==> flow/design.v (excerpt) <==
module axi4_slave #(
    parameter int          NUM_REGS   = 4     ,
    parameter integer      ID_WIDTH   = 4     ,
    parameter integer      ADDR_WIDTH = 32    ,
    parameter integer      DATA_WIDTH = 32    ,
    parameter logic [31:0] BASE_ADDR  = 32'h0
)(
    input  logic                     ACLK,
    input  logic                     ARESETN,
    input  logic [ID_WIDTH-1:0]       S_AXI_AWID     ,
    input  logic [ADDR_WIDTH-1:0]     S_AXI_AWADDR   ,
    input  logic [7:0]                S_AXI_AWLEN    ,
    input  logic [2:0]                S_AXI_AWSIZE   ,
    input  logic [1:0]                S_AXI_AWBURST  ,
    input  logic                      S_AXI_AWVALID  ,
    output logic                      S_AXI_AWREADY  ,
    input  logic [DATA_WIDTH-1:0]     S_AXI_WDATA    ,
    input  logic [(DATA_WIDTH/8)-1:0] S_AXI_WSTRB    ,
    input  logic                      S_AXI_WLAST    ,
    input  logic                      S_AXI_WVALID   ,
    output logic                      S_AXI_WREADY   ,
    output logic [ID_WIDTH-1:0]       S_AXI_BID      ,
    output logic [1:0]                S_AXI_BRESP    ,
    output logic                      S_AXI_BVALID   ,
    input  logic                      S_AXI_BREADY   ,
    input  logic [ID_WIDTH-1:0  ]     S_AXI_ARID     ,
    input  logic [ADDR_WIDTH-1:0]     S_AXI_ARADDR   ,
    input  logic [7:0]                S_AXI_ARLEN    ,
    input  logic [2:0]                S_AXI_ARSIZE   ,
    input  logic [1:0]                S_AXI_ARBURST  ,
    input  logic                      S_AXI_ARVALID  ,
    output logic                      S_AXI_ARREADY  ,
    output logic [ID_WIDTH-1:0  ]     S_AXI_RID      ,
    output logic [DATA_WIDTH-1:0]     S_AXI_RDATA    ,
    output logic [1:0]                S_AXI_RRESP    ,
    output logic                      S_AXI_RLAST    ,
    output logic                      S_AXI_RVALID   ,
    input  logic                      S_AXI_RREADY   ,
    output logic                      write_en        ,
    output logic                      read_en
);
clock: 162.0 ns
lec_check: 0
cap_margin: 20
core_margin: 2
core_utilization: 71
cts_cluster_size: 34
place_density: 0.65
slew_margin: 20
run.sh (not shown) runs the stock make flow with config.mk's settings and CLKGATE_MAP_FILE=.
Edit:
- CORE_UTILIZATION: 71 -> 12
- CTS_CLUSTER_SIZE: 34 -> not set
- PLACE_DENSITY: 0.65 -> 0.6
- clock period: 162.0 -> 275.0 ns (I/O delays scaled with it)
After rerunning: Sequential share of layout area is lower by 1.2 points; routed wire length increases by 5.7%; utilization fell by 62 points; setup slack is better by 91 ns.
Edit:
- CORE_UTILIZATION: 12 -> 72
- clock period: 275.0 -> 114.0 ns (I/O delays scaled with it)
After rerunning:
- This time the run reached the layout checks and failed them: setup timing
- area after synthesis stays the same
- cell area climbs by 0.99%
- routed wire length climbs by 10%
- core utilization climbs by 72 points
- register-to-register slack got worse by 140 ns
- global-route usage climbs by 37 points
- clock-buffer cell count drops by 19

---

Starting RTL as in the previous note.
clock: 86.0 ns
lec_check: 0
abc_area: 1
cap_margin: 15
core_margin: 2
core_utilization: 72
cts_cluster_diameter: 374
cts_cluster_size: 95
place_density: 0.42
setup_slack_margin: 5.0
slew_margin: 20
tns_end_percent: 15
The first run did not get past clock tree synthesis (4_1_cts).
==> next run, changes <==
- CAP_MARGIN: 15 -> 20
- CTS_CLUSTER_DIAMETER: 374 -> default
- CTS_CLUSTER_SIZE: 95 -> default
- MAX_ROUTING_LAYER: default -> met4
- PLACE_DENSITY: 0.42 -> 0.66
- SETUP_SLACK_MARGIN: 5.0 -> default
- TNS_END_PERCENT: 15 -> 5
What happened: The changed run failed in global routing (5_1_grt). Synthesized cell count does not change. Area after synthesis does not change. Die size is unchanged.
==> next run, changes <==
- CAP_MARGIN: 20 -> 15
- CTS_CLUSTER_SIZE: default -> 10
- MAX_ROUTING_LAYER: met4 -> default
- PLACE_DENSITY: 0.66 -> 0.6
- clock period: 86.0 -> 71.9 ns (I/O delays scaled with it)
What happened: The changed run ended with an error in detailed placement (3_5_place_dp) with DPL-0033; area after synthesis is unchanged; die area stays the same; synthesized cell count does not change.
==> next run, changes <==
- ABC_AREA: 1 -> default
- CAP_MARGIN: 15 -> 20
- CORE_UTILIZATION: 72 -> 40
- CTS_CLUSTER_SIZE: 10 -> default
- TNS_END_PERCENT: 5 -> default
- clock period: 71.9 -> 269.0 ns (I/O delays scaled with it)
=> The changed run produced a clean layout. Synthesized area goes down by about 12%. Die size climbs by about 60%. Synthesized cell count is lower by 27%.
==> next run, changes <==
- clock period: 269.0 -> 155.0 ns (I/O delays scaled with it)
The new run completed with no timing, DRC or antenna violations.
Synthesized area does not change.
Global-route usage is about the same.
Sequential share of layout area is about the same.
Setup slack degrades by 91 ns.
Wire length grows by about 0.5%.
Non-clock buffer count is unchanged.
Cell area barely changes.
Utilization barely changes.
